==> inputs of juniper <==
==> flow/design.v <==
module processor(
input   clk,
input   rst,
input   inst_valid,
input   [63:0] p_rdata,
output  reg [31:0] p_wdata,
output  reg done
    );
parameter IDLE = 0;
parameter INST = 1;
parameter ADD  = 2;
parameter SUB  = 3;
parameter MUL  = 4;
parameter TRAN = 5;
parameter DET  = 6;
parameter DONE = 7;
reg [2:0] state,n_state;
reg [4:0] inst;
reg  [6:0] A_0,A_1,A_2,A_3,B_0,B_1,B_2,B_3;
always@(posedge clk or posedge rst) begin
    if(rst) begin
        state <= 0;
    end
    else begin
        state <= n_state;
    end
end
always@(*) begin
    case(state)
    IDLE:begin
        n_state =(inst_valid == 1)? INST : IDLE; 
    end
    INST:begin
        case(inst)
            5'b00001:   n_state = ADD;
            5'b00010:   n_state = SUB;
            5'b00100:   n_state = MUL;
            5'b01000:   n_state = TRAN;
            5'b10000:   n_state = DET;
            default:     n_state = IDLE;
        endcase
    end
    ADD:begin
        n_state = DONE;
    end
    SUB:begin
        n_state = DONE;
    end
    MUL:begin
        n_state = DONE;
    end
    TRAN:begin
        n_state = DONE;
    end
    DET:begin
        n_state = DONE;
    end
    DONE:begin
        n_state = IDLE;
    end
    default:begin
        n_state = IDLE;
    end
    endcase
end
always@(posedge clk) begin
    case(state)
    IDLE:begin
         p_wdata <= 0;
         done    <= 0;
         inst <= (inst_valid == 1)? p_rdata[60:56] : 5'd0;
         A_0  <= (inst_valid == 1)? p_rdata[6:0] : 7'd0;
         A_1  <= (inst_valid == 1)? p_rdata[13:7] : 7'd0;
         A_2  <= (inst_valid == 1)? p_rdata[20:14] : 7'd0;
         A_3  <= (inst_valid == 1)? p_rdata[27:21] : 7'd0;
         B_0  <= (inst_valid == 1)? p_rdata[34:28] : 7'd0;
         B_1  <= (inst_valid == 1)? p_rdata[41:35] : 7'd0;
         B_2  <= (inst_valid == 1)? p_rdata[48:42] : 7'd0;
         B_3  <= (inst_valid == 1)? p_rdata[55:49] : 7'd0;
    end
    INST:begin
    end
    ADD:begin
        p_wdata[6:0]   <= A_0 + B_0;
        p_wdata[13:7]  <= A_1 + B_1;
        p_wdata[20:14] <= A_2 + B_2;
        p_wdata[27:21] <= A_3 + B_3;
        p_wdata[31:28] <= 4'd0;
        done <= 1;
    end
    SUB:begin
        p_wdata[6:0]   <= A_0 - B_0;
        p_wdata[13:7]  <= A_1 - B_1;
        p_wdata[20:14] <= A_2 - B_2;
        p_wdata[27:21] <= A_3 - B_3;
        p_wdata[31:28] <= 4'd0;
        done <= 1;
    end
    MUL:begin
        p_wdata[6:0]     <= (A_0 * B_0) + (A_1 * B_2);
        p_wdata[13:7]    <= (A_0 * B_1) + (A_1 * B_3);
        p_wdata[20:14]   <= (A_2 * B_0) + (A_3 * B_2);
        p_wdata[27:21]   <= (A_2 * B_1) + (A_3 * B_3);
        p_wdata[31:28] <= 4'd0;
        done <= 1;
    end
    TRAN:begin
        p_wdata[6:0]     <= A_0;
        p_wdata[13:7]    <= A_2;
        p_wdata[20:14]   <= A_1;
        p_wdata[27:21]   <= A_3; 
        p_wdata[31:28] <= 4'd0;
        done <= 1;
    end
    DET:begin
        p_wdata[6:0]     <= (A_0 * A_3) - (A_1 * A_2);
        p_wdata[31:6] <= 25'd0;
        done <= 1;
    end
    DONE:begin
        done <= 0;
    end
    default:begin
        p_wdata <= 0;
        done    <= 0;
    end
    endcase
end
endmodule
module controller(
input clk,
input rst,
input done,
input  [31:0] p_wdata,
input  [31:0] b_rdata,
output reg [31:0] b_wdata,
output [63:0] p_rdata,
output reg [31:0] addr,
output reg inst_valid,
output reg [3:0] we,
output reg en
    );
parameter bram_base_addr   = 32'h00000000;  
parameter result_base_addr   =  32'h00000000 ; 
parameter RESET_1     = 0;
parameter RESET_2     = 1;
parameter IDLE      = 2;
parameter R_BEGIN_1 = 3;
parameter R_BEGIN_2 = 4;
parameter READ_1    = 5;
parameter READ_2    = 6;
parameter READ_3    = 7;
parameter READ_4    = 8;
parameter WAIT      = 9;
parameter WRITE_1   = 10;
parameter WRITE_2   = 11;
reg [31:0] data1,data2;
reg start;
reg [3:0]  state,n_state;
reg [31:0] counter_r,counter_w;
reg [31:0] count,count_goal;
assign   p_rdata = {data2,data1};
always@(posedge clk or posedge rst) begin
    if(rst) begin
        state <= RESET_1;
    end
    else begin
        state <= n_state;
    end
end
always@(*) begin
    case(state)
        RESET_1:begin
            n_state = RESET_2;
        end
        RESET_2:begin
            n_state = (count == count_goal)? IDLE : RESET_2;
        end
        IDLE:begin
            n_state = (start)? READ_1 : R_BEGIN_1;
        end
        R_BEGIN_1:begin
             n_state = R_BEGIN_2;
        end
        R_BEGIN_2:begin
             n_state = IDLE;
        end
        READ_1:begin
            n_state = READ_2;
        end
        READ_2:begin
            n_state = READ_3;
        end
        READ_3:begin
            n_state = READ_4;
        end
        READ_4:begin
            n_state = WAIT;
        end
        WAIT:begin
            n_state = (done)? WRITE_1 : WAIT;
        end
        WRITE_1:begin
            n_state = WRITE_2;
        end
        WRITE_2:begin
            n_state = IDLE;
        end 
        default: begin
            n_state = IDLE;
        end 
    endcase
end
always@(posedge clk) begin
    case(state)
        RESET_1:begin
            inst_valid <= 0;
            counter_r    <= 32'd4;
            counter_w    <= 32'd40;
            addr       <= 0;
            we         <= 4'h0;
            en         <= 0;
            start      <= 0;
            data1      <= 0;
            data2      <= 0;
            count      <= 0;
            count_goal <=15; 
            b_wdata    <= 0;
        end 
        RESET_2:begin
            en         <= (count == count_goal)? 1:0;
            count      <= (count == count_goal)? 0 : count +1;
        end
        IDLE:begin
            addr <= (start)? bram_base_addr + counter_r : bram_base_addr;
            we   <= 0;
        end
        R_BEGIN_1:begin
             addr <= addr;
        end
        R_BEGIN_2:begin
              start <= (b_rdata[31] == 1)? 1:0;
        end
        READ_1:begin
            addr <= addr;
            counter_r <= counter_r + 32'd4;
        end
        READ_2:begin
            data1  <= b_rdata;
            addr <= bram_base_addr + counter_r;
        end
        READ_3:begin
            addr <= addr;
            counter_r <= counter_r + 32'd4;
        end
        READ_4:begin
            data2  <= b_rdata;
            counter_r <= counter_r + 32'd4;
        end
        WAIT:begin
            inst_valid <= 1;
            b_wdata    <= (done == 1)? p_wdata : 0;
        end
        WRITE_1:begin
            inst_valid <= 0;
            addr <= result_base_addr + counter_w;
            we   <= 4'hf;
        end
        WRITE_2:begin
            counter_w    <= counter_w + 32'd4;
            we   <= 4'hf;
            start <= 0;
        end 
        default: begin
            inst_valid <= 0;
            counter_r    <= 32'd4;
            counter_w    <= 32'd40;
            addr       <= 0;
            we         <= 4'h0;
            en         <= 0;
            start      <= 0;
            data1      <= 0;
            data2      <= 0;
            count      <= 0;
            count_goal <=15; 
            b_wdata    <= 0;
        end 
    endcase
end
endmodule
`timescale 1ns / 1ps
module top(
input clk,
input rst,
input  [31:0] b_rdata,
output [31:0] b_wdata,
output [31:0] addr,
output [3:0] we,
output en,
output rstout
    );
wire inst_valid;
wire [63:0] p_rdata;
wire [31:0] p_wdata;
wire done;
assign rstout = ~rst;
processor po(
        .clk(clk),
        .rst(rstout),
        .inst_valid(inst_valid),
        .p_rdata(p_rdata),
        .p_wdata(p_wdata),
        .done(done)
    );
controller co(
        .clk(clk),
        .rst(rstout),
        .done(done),
        .p_wdata(p_wdata),
        .b_rdata(b_rdata),
        .b_wdata(b_wdata),   
        .p_rdata(p_rdata),
        .addr(addr),
        .inst_valid(inst_valid),
        .we(we),
        .en(en)
    );
endmodule
==> flow/run.sh <==
#!/bin/bash
# the make line also repeats each setting of config.mk as NAME=value (left out here)
make -C /OpenROAD-flow-scripts/flow DESIGN_CONFIG=/design/flow/config.mk WORK_HOME=/design/flow/orfs CLKGATE_MAP_FILE= finish
==> flow/config.mk <==
export PLATFORM = sky130hd
export DESIGN_NAME = top
export DESIGN_NICKNAME = top
export VERILOG_FILES = /design/flow/design.v
export SDC_FILE = /design/flow/constraint.sdc
export NUM_CORES = 4
export LEC_CHECK = 0
export CAP_MARGIN = 15
export CELL_PAD_IN_SITES_GLOBAL_PLACEMENT = 0
export CORE_ASPECT_RATIO = 1.76
export CORE_MARGIN = 9
export CORE_UTILIZATION = 22
export CTS_CLUSTER_SIZE = 64
export HOLD_SLACK_MARGIN = -0.03
export MAX_ROUTING_LAYER = met4
export SETUP_SLACK_MARGIN = 0.35
export SLEW_MARGIN = 20
==> flow/constraint.sdc <==
create_clock -name core_clock -period 6.0 [get_ports {clk}]
set_input_delay 1.2000 -clock core_clock [delete_from_list [all_inputs] [get_ports {clk}]]
set_output_delay 1.2000 -clock core_clock [all_outputs]
set_load 0.01 [all_outputs]
==> inputs of lagoon, as changes to juniper <==
- ABC_AREA: not set -> 1
- CAP_MARGIN: 15 -> 20
- CELL_PAD_IN_SITES_GLOBAL_PLACEMENT: 0 -> not set
- CORE_ASPECT_RATIO: 1.76 -> not set
- CORE_MARGIN: 9 -> 2
- CORE_UTILIZATION: 22 -> 72
- CTS_CLUSTER_DIAMETER: not set -> 29
- CTS_CLUSTER_SIZE: 64 -> 35
- HOLD_SLACK_MARGIN: -0.03 -> not set
- MAX_ROUTING_LAYER: met4 -> not set
- PLACE_DENSITY: not set -> 0.8
- SETUP_SLACK_MARGIN: 0.35 -> not set
==> flow/constraint.sdc (replaced) <==
create_clock -name core_clock -period 4.6 [get_ports {clk}]
set_input_delay 0.9200 -clock core_clock [delete_from_list [all_inputs] [get_ports {clk}]]
set_output_delay 0.9200 -clock core_clock [all_outputs]
set_load 0.01 [all_outputs]
==> inputs of zinc, as changes to juniper <==
- CAP_MARGIN: 15 -> 20
- CELL_PAD_IN_SITES_GLOBAL_PLACEMENT: 0 -> not set
- CORE_ASPECT_RATIO: 1.76 -> not set
- CORE_MARGIN: 9 -> 2
- CORE_UTILIZATION: 22 -> 68
- CTS_CLUSTER_DIAMETER: not set -> 379
- CTS_CLUSTER_SIZE: 64 -> 25
- HOLD_SLACK_MARGIN: -0.03 -> not set
- SETUP_SLACK_MARGIN: 0.35 -> 1.02
- TNS_END_PERCENT: not set -> 5
==> flow/constraint.sdc (replaced) <==
create_clock -name core_clock -period 3.55 [get_ports {clk}]
set_input_delay 0.7100 -clock core_clock [delete_from_list [all_inputs] [get_ports {clk}]]
set_output_delay 0.7100 -clock core_clock [all_outputs]
set_load 0.01 [all_outputs]
==> inputs of delta, as changes to juniper <==
- ABC_AREA: not set -> 1
- CAP_MARGIN: 15 -> 20
- CELL_PAD_IN_SITES_GLOBAL_PLACEMENT: 0 -> not set
- CORE_ASPECT_RATIO: 1.76 -> 0.89
- CORE_MARGIN: 9 -> 2
- CORE_UTILIZATION: 22 -> 72
- CTS_CLUSTER_DIAMETER: not set -> 63
- CTS_CLUSTER_SIZE: 64 -> 37
- HOLD_SLACK_MARGIN: -0.03 -> not set
- MAX_ROUTING_LAYER: met4 -> not set
- PLACE_DENSITY_LB_ADDON: not set -> 0.24
- SETUP_SLACK_MARGIN: 0.35 -> 1.4
==> flow/constraint.sdc (replaced) <==
create_clock -name core_clock -period 4.75 [get_ports {clk}]
set_input_delay 0.9500 -clock core_clock [delete_from_list [all_inputs] [get_ports {clk}]]
set_output_delay 0.9500 -clock core_clock [all_outputs]
set_load 0.01 [all_outputs]
==> comparison table <==
item	juniper	delta	zinc	lagoon
Cell count after synthesis	2020	2865	2020	2865
Detailed-router iteration count before antenna repair	5	8	6	7
Worst path slowest cell	sky130_fd_sc_hd__fa_1	sky130_fd_sc_hd__fa_1	sky130_fd_sc_hd__fa_1	sky130_fd_sc_hd__fa_2
Tap cells	1326	422	442	442
GR Layer Usage met3	1.34%	6.97%	3.89%	11.3%
Chip area from the yosys synthesis statistics	22200 um^2	24000 um^2	22200 um^2	24000 um^2
Worst slack at placement	0.338 ns	-0.529 ns	-1.76 ns	-0.681 ns
Max layer used	met4	met5	met4	met5
Status	finished clean	finished with violations	finished with violations	finished with violations
Reasons for failing layout checks	-	setup timing	setup timing	setup timing
Total via count after detailed routing	15100	20200	15800	22000
Logic depth of the worst register-to-register path	19	17	19	25
Floorplan core area	100000 um^2	33000 um^2	32400 um^2	32700 um^2
Post-synth seq share	43.5%	40.3%	43.5%	40.3%
